job 8311:
// AHB2CAN_top
module AHB2CAN_top
(
	input logic HCLK, HRESETn, HWRITE, HSEL,
	input logic [31:0] HADDR, HWDATA,
	input logic [1:0] HTRANS,
	input logic [2:0] HBURST, HSIZE,
	output logic [31:0] HRDATA,
	output logic HRESP, HREADYOUT,
	input logic rx_data,
	output logic tx_data
);
Size: ~2800 cells after synthesis, roughly 110 I/O pins, roughly 31000 um^2 of cells after synthesis.
clock: 8.06 ns
lec_check: 0
cap_margin: 20
cell_pad_in_sites_detail_placement: 2
core_margin: 2
core_utilization: 33
gpl_routability_driven: 0
min_routing_layer: met2
setup_slack_margin: 2.09
slew_margin: 20
tns_end_percent: 35
run.sh (not shown) runs the stock make flow with config.mk's settings and CLKGATE_MAP_FILE=.
Setup changes, job 8311 to job 2476
- a deleted CELL_PAD_IN_SITES_DETAIL_PLACEMENT that had been 2
- a change of CORE_UTILIZATION from 33 to 66
- a deleted GPL_ROUTABILITY_DRIVEN that had been 0
- a deleted SETUP_SLACK_MARGIN that had been 2.09
- a deleted MIN_ROUTING_LAYER that had been met2
- a deleted TNS_END_PERCENT that had been 35
- a change of the clock period (ns, I/O delays scaled along) from 8.06 to 3.19
Findings:
- STATUS run=job 2476 STAGES=ALL_DONE FINAL_CHECKS=FAILED CAUSE=setup timing
- From job 8311 to job 2476 the numbers moved as follows: power share of the clock group shows a reduction of 3.9 points; final area higher; switching power as a share of total power dropped 3.7 points; total chip power now larger; setup slack of the most critical reg-to-reg path now smaller.
- Width of the die delta for job 2476 relative to job 8311: 29% lower
- The run showing the smaller worst relative slew slack is job 8311.
- On synthesis area per yosys, job 8311 tracks job 2476 almost exactly.
Changes in job 2816 relative to job 2476:
- MIN_ROUTING_LAYER now met2, previously not set
- CORE_UTILIZATION now 40, was 66
- SETUP_SLACK_MARGIN now 1.73, previously not set
- the clock period (ns, I/O delays scaled along) now 10.0, was 3.19
## What came out
Job 2816 -> stages 100% | layout checks FAIL | DRC. Job 2476 has a lower post-detailed-routing wire length than job 2816. Floorplan row count: job 2816 > job 2476. Between job 2816 and job 2476, it is job 2816 whose met1 capacity usage during global routing is lower, by 44 points. Per the comparison of job 2816 with job 2476, register share of the cell area saw an increase, area overhead of the layout relative to synthesis saw a decrease. From job 2476 to job 2816 the numbers moved as follows: core utilization shrank by 34 points, overall global routing resource usage saw a decrease.

========
== run 1 ==
Starting RTL as in the previous note.
Settings: LEC_CHECK=0, ABC_AREA=1, CAP_MARGIN=0, CELL_PAD_IN_SITES_DETAIL_PLACEMENT=2, CELL_PAD_IN_SITES_GLOBAL_PLACEMENT=0, CORE_ASPECT_RATIO=0.62, CORE_MARGIN=9, CORE_UTILIZATION=66, CTS_CLUSTER_SIZE=71, MAX_ROUTING_LAYER=met4, MIN_ROUTING_LAYER=met2, PLACE_DENSITY_LB_ADDON=0.14, SLEW_MARGIN=20, TNS_END_PERCENT=60; clock period 7.18 ns.
Seen in the log of run 1: DPL-0033 during detailed placement (3_5_place_dp), after which the run never completed.
Input changes introduced in run 2 (baseline for comparison: run 1):
- removing PLACE_DENSITY_LB_ADDON (formerly 0.14)
- removing CELL_PAD_IN_SITES_DETAIL_PLACEMENT (formerly 2)
- removing MIN_ROUTING_LAYER (formerly met2)
- changing CAP_MARGIN from 0 to 20
- removing MAX_ROUTING_LAYER (formerly met4)
- removing ABC_AREA (formerly 1)
- removing CORE_ASPECT_RATIO (formerly 0.62)
- removing CELL_PAD_IN_SITES_GLOBAL_PLACEMENT (formerly 0)
- removing CTS_CLUSTER_SIZE (formerly 71)
- changing CORE_UTILIZATION from 66 to 72
- changing CORE_MARGIN from 9 to 2
- removing TNS_END_PERCENT (formerly 60)
- changing the clock period (ns, I/O delays scaled along) from 7.18 to 8.89
## What came out
- Comparing run 1 and run 2, the lower yosys-reported design area after synthesis was measured on run 2.
- Across both runs, synthesized area was lower for run 2 than for run 1.
- Looking at final estimated routing congestion in global placement across run 1 and run 2, the one that comes out higher is run 1.
- In run 2 the fraction of synthesized cell area in xor and xnor cells turned out 0.29 points higher than in run 1.
- When run 2 is measured against run 1, its post-synthesis mux area share turns out 12 points higher.
- Cmp run 2 vs run 1: synthesized net count lower in run 2
- Looking at height of the die across run 1 and run 2, the one that comes out lower is run 2.
- Run 2 went all the way through synthesis, placement and routing and the layout is clean on timing, DRC and antenna.
Relative to run 2, the following input files were edited for run 3:
- changing CORE_UTILIZATION from 72 to 66
- setting CTS_CLUSTER_SIZE to 39 for the first time
- changing the clock period (ns, I/O delays scaled along) from 8.89 to 6.53
--- outcome ---
- When run 3 is set beside run 2, its final area turns out to be about 1.1% larger.
- Compared with run 2, in run 3 sequential power moved up; utilization moved down; total power moved up; cell count moved up; share of power burned in the clock network moved up.
- In run 3, cell total after placement is higher than in run 2.
- [run 3] die size rose about 9% relative to run 2
- As far as total routed wirelength is concerned, run 3 and run 2 perform about the same.
- Sequential fraction of the synthesis area: run 3 vs run 2 identical
Power is estimated from default activity; no workload was simulated.
